==> inputs of v26 <==
==> flow/design.v <==
module ALU(Ain,Bin,ALUop,out,Z);
input [15:0] Ain, Bin;
input [1:0] ALUop;
output [15:0] out;
output Z;
assign out = (ALUop == 2'b00) ? (Ain + Bin) : (ALUop == 2'b01) ? (Ain - Bin) : (ALUop == 2'b10) ? (Ain & Bin) : (~Bin) ;
assign Z =  (out == 16'b0000000000000000) ?  1'b1 : 1'b0;
endmodule
module regfile(data_in,writenum,write,readnum,clk,data_out);
input [15:0] data_in;
input [2:0] writenum, readnum;
input write, clk;
output [15:0] data_out;
reg [15:0] R[7:0];  
reg [15:0] data_out;
always_ff @ (posedge clk)
begin 
if (write)  
    R[writenum] <= data_in;   
end  
assign data_out = R[readnum];  
endmodule
module shifter(in,shift,sout);
input [15:0] in;
input [1:0] shift;
output [15:0] sout;
reg [15:0] sout;
always_comb 
begin 
    if (shift == 2'b00)
        sout = in;
    else if (shift == 2'b01)
        sout = in << 1;
    else if (shift == 2'b10)
        sout = in >> 1;
    else if (shift == 2'b11)
    begin
      sout = in >> 1;
      sout[15] = in[15];
    end 
    else 
    sout = 16'bxxxxxxxxxxxxxxxx;
end 
endmodule
module datapath (clk, writenum, readnum, write, datapath_in, vsel, loada, loadb, loadc, shift, asel, bsel, ALUop, loads, Z_out, datapath_out);
input write, clk, loada, loadb, loadc, asel, bsel, loads, vsel;
input [1:0] ALUop, shift;
input [2:0] writenum, readnum;
input [15:0] datapath_in;
output Z_out;
output [15:0] datapath_out;
wire [15:0] data_in;
reg[15:0] aloaded, in;
wire [15:0] Bin, Ain;
reg Z_out;
reg [15:0] datapath_out;
wire [15:0] data_out, sout, out;
wire Z;
assign data_in = vsel ? datapath_in : datapath_out;  
regfile REGFILE(data_in, writenum, write, readnum, clk, data_out);  
always_ff @(posedge clk)  
begin
if (loada == 1) 
begin
 aloaded <= data_out ;
end
end 
always_ff @(posedge clk)  
begin
if (loadb == 1) 
begin
 in <= data_out ;
end
end 
shifter SHIFTER(in,shift,sout);
assign Bin = bsel ? ({11'b0, datapath_in[4:0]}) : sout ;  
assign Ain = asel ? (16'b0000000000000000) : aloaded ;
ALU alu(Ain,Bin,ALUop,out,Z);  
always_ff @(posedge clk)  
begin
if (loads == 1) 
begin
 Z_out <= Z ;
end
end 
always_ff @(posedge clk)  
begin
if (loadc == 1) 
begin
 datapath_out <= out ;
end
end 
endmodule 
==> flow/run.sh <==
#!/bin/bash
# the make line also repeats each setting of config.mk as NAME=value (left out here)
make -C /OpenROAD-flow-scripts/flow DESIGN_CONFIG=/design/flow/config.mk WORK_HOME=/design/flow/orfs CLKGATE_MAP_FILE= finish
==> flow/config.mk <==
export PLATFORM = sky130hd
export DESIGN_NAME = datapath
export DESIGN_NICKNAME = datapath
export VERILOG_FILES = /design/flow/design.v
export SDC_FILE = /design/flow/constraint.sdc
export NUM_CORES = 4
export LEC_CHECK = 0
export ABC_AREA = 0
export CAP_MARGIN = 30
export CELL_PAD_IN_SITES_GLOBAL_PLACEMENT = 1
export CORE_ASPECT_RATIO = 0.5
export CORE_MARGIN = 2
export CORE_UTILIZATION = 40
export CTS_CLUSTER_SIZE = 16
export GPL_ROUTABILITY_DRIVEN = 0
export GPL_TIMING_DRIVEN = 0
export MAX_ROUTING_LAYER = met4
export MIN_ROUTING_LAYER = met1
export SLEW_MARGIN = 20
export TNS_END_PERCENT = 5
==> flow/constraint.sdc <==
create_clock -name core_clock -period 5.09 [get_ports {clk}]
set_input_delay 1.0180 -clock core_clock [delete_from_list [all_inputs] [get_ports {clk}]]
set_output_delay 1.0180 -clock core_clock [all_outputs]
set_load 0.01 [all_outputs]
==> inputs of v25, as changes to v26 <==
Settings changed: ABC_AREA 0 to 1, CAP_MARGIN 30 to 40, CELL_PAD_IN_SITES_GLOBAL_PLACEMENT 1 to unset, CORE_ASPECT_RATIO 0.5 to unset, CTS_CLUSTER_DIAMETER set to 333, CTS_CLUSTER_SIZE 16 to 100, GPL_ROUTABILITY_DRIVEN 0 to unset, GPL_TIMING_DRIVEN 0 to unset, MAX_ROUTING_LAYER met4 to unset, MIN_ROUTING_LAYER met1 to unset, TNS_END_PERCENT 5 to 25.
==> flow/constraint.sdc (replaced) <==
create_clock -name core_clock -period 5.5 [get_ports {clk}]
set_input_delay 1.1000 -clock core_clock [delete_from_list [all_inputs] [get_ports {clk}]]
set_output_delay 1.1000 -clock core_clock [all_outputs]
set_load 0.01 [all_outputs]
==> inputs of v11, as changes to v26 <==
Settings changed: ABC_AREA 0 to unset, CAP_MARGIN 30 to 20, CELL_PAD_IN_SITES_GLOBAL_PLACEMENT 1 to unset, CORE_ASPECT_RATIO 0.5 to unset, CORE_UTILIZATION 40 to 64, CTS_CLUSTER_SIZE 16 to unset, GPL_ROUTABILITY_DRIVEN 0 to unset, GPL_TIMING_DRIVEN 0 to unset, MAX_ROUTING_LAYER met4 to unset, MIN_ROUTING_LAYER met1 to unset, SETUP_SLACK_MARGIN set to 0.89, TNS_END_PERCENT 5 to unset.
==> flow/constraint.sdc (replaced) <==
create_clock -name core_clock -period 3.05 [get_ports {clk}]
set_input_delay 0.6100 -clock core_clock [delete_from_list [all_inputs] [get_ports {clk}]]
set_output_delay 0.6100 -clock core_clock [all_outputs]
set_load 0.01 [all_outputs]
==> results <==
v25 went through all stages and came out clean. v11 finished but fails on setup timing. v26 completed with no timing, DRC or antenna violations.
In v11 the utilization is higher than in v25, by 44 points.
Final area: v25 is smaller than v26 (2.4%).
The highest sequential power belongs to v11, the lowest to v25.
Against v25, the area after synthesis of v26 is smaller by 1.8%.
Of v11 and v25, v25 has the higher critical path depth (gap 5).
Total power, lowest first: v25, v26, v11.
Routed wire length: v11 > v25 > v26.
The lowest combinational power belongs to v25, the highest to v11.
Of v11 and v26, v26 has the higher count of clock-buffer cells in the layout (gap 1).
==> figures <==
Result of the run: v25 timing/DRC/antenna clean; v26 timing/DRC/antenna clean; v11 failed layout checks
Layout check failures: v25 -; v26 -; v11 setup timing
Cell area after placement: v25 10200 sq um; v26 10200 sq um; v11 11200 sq um
Logic depth of the worst register-to-register path: v25 17; v26 15; v11 14
Post-cts resize count: v25 0; v26 37; v11 99
Slew at the pin closest to its max-slew limit: v25 0.773 ns; v26 0.797 ns; v11 0.934 ns
Power drawn by the combinational cells: v25 576 uW; v26 680 uW; v11 1.86 mW
Total power density per cell area: v25 306 nW/um^2; v26 328 nW/um^2; v11 560 nW/um^2
Clock transition time at the flip-flop clock pins of the worst setup and hold paths: v25 0.06 ns; v26 0.06 ns; v11 0.08 ns
Peak supply drop: v25 0.198 mV; v26 0.284 mV; v11 0.737 mV
Final clock-cell share: v25 0.0512; v26 0.0498; v11 0.0471
Chip width: v25 157 microns; v26 218 microns; v11 124 microns
Portion of netlist area occupied by mux cells: v25 0.0192; v26 0.153; v11 0.153
Worst hold path stage count: v25 2; v26 1; v11 1
Cell row count: v25 55; v26 39; v11 43
Vias in the first global route: v25 6918; v26 5777; v11 8041
Total stage count of the critical path: v25 21; v26 16; v11 16
Yosys Instances: v25 966; v26 664; v11 664
Launch point of the worst path: v25 shift[1]; v26 shift[1]; v11 shift[0]
Non-clk bufs: v25 71; v26 105; v11 264
Most crowded layer after global routing: v25 met2; v26 met1; v11 met2
Power and IR drop assume default switching activity.
